==> branch maple <==
==> flow/design.v <==
`timescale 1ns / 1ps
module add_sub #(parameter WIDTH = 15)(
input signed [WIDTH:0] a,b,
input sel, 
output signed [WIDTH:0] out
);
wire [WIDTH+1:0] sum;
assign sum = sel?a-b:a+b;
assign out = {sum[WIDTH+1],sum[WIDTH-1:0]};
endmodule
`timescale 1ns / 1ps
module mux #(parameter WIDTH = 15)(
input [WIDTH:0] a,b,
input sel,
output [WIDTH:0]out
);
assign out = sel?b:a;
endmodule
`timescale 1ns / 1ps
module shifter#(parameter WIDTH = 15)(
input signed [WIDTH:0] a,
output signed [WIDTH:0] b,
input m , 
input [3:0] i
);
assign b = m? (a)>>>i :((i!=0)?(a)>>>(i-1):a);
endmodule
`timescale 1ns / 1ps
module rom#(parameter WIDTH = 15)(
input clk,
input sel ,
input [3:0] i,
output [WIDTH:0] rom_out
    );
 reg [WIDTH:0] rom_mem [0:19] ;
 initial begin
 rom_mem[0] =  16'b0000010000000000;
 rom_mem[1] =  16'b0000001000000000;
 rom_mem[2] =  16'b0000000100000000;
 rom_mem[3] =  16'b0000000010000000;
 rom_mem[4] =  16'b0000000001000000;
 rom_mem[5] =  16'b0000000000100000;
 rom_mem[6] =  16'b0000000000010000;
 rom_mem[7] =  16'b0000000000001000;
 rom_mem[8] =  16'b0000000000000100;
 rom_mem[9] =  16'b0000000000000010;
 rom_mem[10] =  16'b0000001000110010;
 rom_mem[11] =  16'b0000000100000110;
 rom_mem[12] =  16'b0000000010000001;
 rom_mem[13] =  16'b0000000001000000;
 rom_mem[14] =  16'b0000000000100000;
 rom_mem[15] =  16'b0000000000010000;
 rom_mem[16] =  16'b0000000000001000;
 rom_mem[17] =  16'b0000000000000100;
 rom_mem[18] =  16'b0000000000000010;
 rom_mem[19] =  16'b0000000000000001;
 end   
 assign rom_out = sel?rom_mem[i+9]:rom_mem[i-1];
endmodule
`timescale 1ns / 1ps
module recon_controlpath(
input clk,reset,
output reg selmx,selmy,selmz,
output reg [3:0]  i
);
reg start;
always @ (posedge clk) begin
    if(reset) begin 
        i <= 0;
        selmx <= 0;
        selmy <= 0;
        selmz <= 0; 
        start <= 1;
    end
    else if(start) begin
        if(i!=0) begin
        selmx <= 1;
        selmy <= 1;
        selmz <= 1; 
        end
        if(i != 10) begin
         i <= i+1;
        end
        else if (i==10) begin
            start <= 0;
            i <= 0;
            selmx <= 0;
            selmy <= 0;
            selmz <= 0; 
        end
    end
end
endmodule
`timescale 1ns / 1ps
module recon_datapath#(parameter WIDTH = 15)(
input clk,
input m,div,
input [WIDTH:0] Xo,Yo,Zo ,
input selmx,selmy,selmz,
output reg [WIDTH:0] Xout,Yout, Zout,
input [WIDTH:0] z_rom,
input [3:0] i
);
wire [WIDTH:0] x_mux, y_mux , z_mux;
wire [WIDTH:0] x_asout, y_asout , z_asout; 
wire [WIDTH:0] x_fout;
mux m_x(Xo , Xout , selmx , x_mux);
mux m_y(Yo , Yout , selmy , y_mux);
mux m_z(Zo , Zout , selmz , z_mux);
reg [WIDTH:0] Xi , Yi , Zi;
wire di = div?(~y_mux[15]):z_mux[15];
always @ (posedge clk) begin 
if(i!=0) begin
    Xout <= x_fout;
    Yout <= y_asout;
    Zout <= z_asout;
end
end
wire [WIDTH:0] x_sft, y_sft; 
shifter shftx(x_mux ,x_sft ,m, i);
shifter shfty(y_mux ,y_sft,m, i);
add_sub X_as(x_mux , y_sft ,di, x_asout);
add_sub Y_as(y_mux , x_sft ,di, y_asout);
add_sub Z_as(z_mux , z_rom ,~(di), z_asout);
mux m_xout(x_mux, x_asout , m , x_fout);
endmodule
`timescale 1ns / 1ps
module recon#(parameter WIDTH = 15)(
input clk,reset,m,div,
input [WIDTH:0] Xo, Yo ,Zo,
output [WIDTH:0] Xout , Yout , Zout,
output [3:0] i
);
wire selmx,selmy,selmz;
wire [WIDTH:0] rom_out ;
recon_datapath dt(clk,m,div,Xo,Yo,Zo,selmx, selmy,selmz,Xout, Yout, Zout ,rom_out, i);
recon_controlpath ct(clk,reset,selmx,selmy,selmz,i);
rom rm(clk,m,i,rom_out);
endmodule
`timescale 1ns / 1ps
module latch#(parameter WIDTH=15)(
input [WIDTH:0] Xout,Yout,Zout,
input [3:0] i,
input clk,reset,
output reg [WIDTH:0] X_H,Y_H,Z_H,
input af_en);
always@(posedge clk) begin
    if(reset) begin
        X_H<=16'b0;
        Y_H<=16'b0;
        Z_H<=16'b0;
    end
    else if(i==10&af_en)begin
        X_H<=16'b0000010011010100;
        Y_H<=16'b0;
        Z_H<=Yout;
    end
end
endmodule
`timescale 1ns / 1ps
module ResetLogic#(parameter WIDTH=15 )(
input ext_reset,
input clk,
output reg reset1,reset2,reset3,complete
);
reg [5:0] counter;
always@(posedge clk)begin
    if(ext_reset) begin
        reset1<=1;
        reset2<=1;
        reset3 <=1;
        complete <= 0;
        counter<=0;
    end
    else if(counter==0)begin
        counter<=counter+1;
        reset1<=0;
    end
    else if(counter==11) begin
        reset2<=0;
        counter <= counter + 1;
    end
    else if (counter == 22) begin 
        reset3 <= 0;
        counter <= counter + 1;
    end
    else if(counter ==33) begin
        complete <= 1;
    end
    else if(counter <34) begin 
        counter <= counter + 1;
    end
end
endmodule
`timescale 1ns / 1ps
module Neuron#(parameter WIDTH=15)(
input [WIDTH:0] Xo,Yo,Zo,
input clk,reset,
output [WIDTH:0] Sin_H,Cos_H,Z, 
output reset3,complete,
output [WIDTH:0] Yout,
input af_en
);
wire reset1,reset2;
wire zz;
assign Z=Yout;
wire[WIDTH:0] Xout,Zout;
wire [3:0] i1,i2;
wire [WIDTH:0] X_H,Y_H,Z_H;
reg [3:0] i1_d;
ResetLogic RL(reset,clk,reset1,reset2,reset3,complete);
recon linear(clk,reset1,1'b0,1'b0,Xo, Yo ,Zo,Xout , Yout , Zout, i1);
always @(posedge clk) i1_d <= i1;
latch l1(Xout,Yout,Zout, i1_d,clk,reset1,X_H,Y_H,Z_H,af_en);
recon hyperbolic(clk,reset2,1'b1,1'b0,X_H,Y_H,Z_H,Cos_H,Sin_H,zz,i2);
endmodule
`timescale 1ns / 1ps
module recon_top_level#(parameter WIDTH = 15)( 
input [WIDTH:0] Xo, Zo , Yo,
input clk,
input ext_reset,
input [1:0] sel,
output [WIDTH:0] mac_out,
output [WIDTH:0] f,
input af_en,
output complete
);
wire [WIDTH:0] z, coshz, sinhz;
wire reset3;
Neuron #(WIDTH)inneuron(Xo,Yo,Zo,clk,ext_reset, sinhz,coshz,z,reset3,complete,mac_out,af_en);
wire sign_z=z[WIDTH];
wire [WIDTH:0]relu ;
assign relu=sign_z?0:z;
wire [WIDTH:0] ez, ez_1;
add_sub #(WIDTH) adder1(coshz, sinhz, sel[0], ez);
add_sub #(WIDTH) adder2(ez, 16'b0000010000000000, sel[0], ez_1);
wire [WIDTH:0] w2,w3;
wire [WIDTH:0] divisor , dividend;
mux  #(WIDTH)m1(ez, coshz, sel[0], w2);
mux #(WIDTH) m2(ez_1, sinhz, sel[0], w3);
wire [WIDTH:0] div_out;
assign divisor =  {w3[15], (w3[14:0]>>2) };
assign dividend = {w2[15], (w2[14:0]>>2) };
wire [WIDTH:0] X_divout,Y_divout;
recon #(WIDTH) r_div(
 clk,reset3,1'b0,1'b1,
divisor, dividend ,16'b0,
 X_divout , Y_divout , div_out
);
assign f=sel[1]?(sel[0]?mac_out:relu):div_out;  
endmodule
==> flow/run.sh <==
#!/bin/bash
# the make line also repeats each setting of config.mk as NAME=value (left out here)
make -C /OpenROAD-flow-scripts/flow DESIGN_CONFIG=/design/flow/config.mk WORK_HOME=/design/flow/orfs CLKGATE_MAP_FILE= finish
==> flow/config.mk <==
export PLATFORM = sky130hd
export DESIGN_NAME = recon_top_level
export DESIGN_NICKNAME = recon_top_level
export VERILOG_FILES = /design/flow/design.v
export SDC_FILE = /design/flow/constraint.sdc
export NUM_CORES = 4
export LEC_CHECK = 0
export CAP_MARGIN = 20
export CORE_MARGIN = 2
export CORE_UTILIZATION = 66
export SLEW_MARGIN = 20
==> flow/constraint.sdc <==
create_clock -name core_clock -period 9.1 [get_ports {clk}]
set_input_delay 1.8200 -clock core_clock [delete_from_list [all_inputs] [get_ports {clk}]]
set_output_delay 1.8200 -clock core_clock [all_outputs]
set_load 0.01 [all_outputs]
==> branch garnet: changes against branch maple <==
ABC_AREA = 1   (was default)
CORE_UTILIZATION = 70   (was 66)
CTS_CLUSTER_SIZE = 72   (was default)
HOLD_SLACK_MARGIN = 0.3   (was default)
SETUP_SLACK_MARGIN = 1.38   (was default)
==> flow/constraint.sdc (replaced) <==
create_clock -name core_clock -period 4.6 [get_ports {clk}]
set_input_delay 0.9200 -clock core_clock [delete_from_list [all_inputs] [get_ports {clk}]]
set_output_delay 0.9200 -clock core_clock [all_outputs]
set_load 0.01 [all_outputs]
==> branch willow: changes against branch maple <==
ABC_AREA = 1   (was default)
CORE_UTILIZATION = 72   (was 66)
CTS_CLUSTER_SIZE = 74   (was default)
HOLD_SLACK_MARGIN = -0.1   (was default)
==> flow/constraint.sdc (replaced) <==
create_clock -name core_clock -period 6.83 [get_ports {clk}]
set_input_delay 1.3660 -clock core_clock [delete_from_list [all_inputs] [get_ports {clk}]]
set_output_delay 1.3660 -clock core_clock [all_outputs]
set_load 0.01 [all_outputs]
==> results <==
Worst Min Path Start: branch willow inneuron.RL.complete$_SDFFE_PP0P_; branch garnet -; branch maple inneuron.l1.Z_H[8]$_SDFFE_PP0P_
Worst setup timing slack at the placement stage: branch willow -853 ps; branch garnet -2490 ps; branch maple -46.2 ps
Post-Synth Simple-Gate Area: branch willow 27.4%; branch garnet 27.4%; branch maple 17.7%
Via density per instance: branch willow 6.32; branch garnet -; branch maple 6.50
Log Warnings: branch willow 48; branch garnet -; branch maple 46
Outcome: branch willow failed layout checks; branch garnet aborted with a tool error; branch maple complete, no violations
Stage where the flow stopped: branch willow -; branch garnet 5_1_grt; branch maple -
Reasons for failing layout checks: branch willow setup timing; branch garnet -; branch maple -
Area growth from synthesis to layout: branch willow 19.2%; branch garnet -; branch maple 10.7%
Max-capacitance violation count: branch willow 0; branch garnet -; branch maple 0
Clock slew at reported path FFs: branch willow 90 ps; branch garnet -; branch maple 80 ps
WL final: branch willow 64300 um; branch garnet -; branch maple 60200 um
Insertion Delay late pin: branch willow 470 ps; branch garnet -; branch maple 480 ps
Number of endpoints failing setup at the final stage: branch willow 3; branch garnet -; branch maple 0
Std cell rows: branch willow 60; branch garnet 61; branch maple 64
TritonCTS clock tree: branch willow yes; branch garnet -; branch maple yes
FF-to-FF End: branch willow r_div.dt.Yout[13]$_DFFE_PN_; branch garnet -; branch maple r_div.dt.Yout[15]$_DFFE_PN_
Syn Std Cell Area: branch willow 19500 um^2; branch garnet 19500 um^2; branch maple 20200 um^2
Share of the final layout cell area in multi-input gates: branch willow 55.7%; branch garnet -; branch maple 62.0%
Wire length on met3: branch willow 7210 um; branch garnet -; branch maple 4600 um
CP max-delay cell: branch willow sky130_fd_sc_hd__ha_1; branch garnet -; branch maple sky130_fd_sc_hd__fa_1
Area occupied by multi-input gates: branch willow 12900 um^2; branch garnet -; branch maple 13900 um^2
Bufs w/o clock: branch willow 274; branch garnet -; branch maple 167
Weighted congestion at the end of routability-driven global placement: branch willow 1.03; branch garnet 1.07; branch maple 1.03
Startpoint type of the worst setup path: branch willow input port; branch garnet -; branch maple input port
Syn Area/Cell: branch willow 6.91 um^2; branch garnet 6.91 um^2; branch maple 8.27 um^2
Crit. Startpoint: branch willow sel[0]; branch garnet -; branch maple sel[0]
Final period util: branch willow 103%; branch garnet -; branch maple 94.9%
Power in sequential cells: branch willow 1670 uW; branch garnet -; branch maple 1240 uW
No activity file was given, so power comes from the tool's default toggle rates.
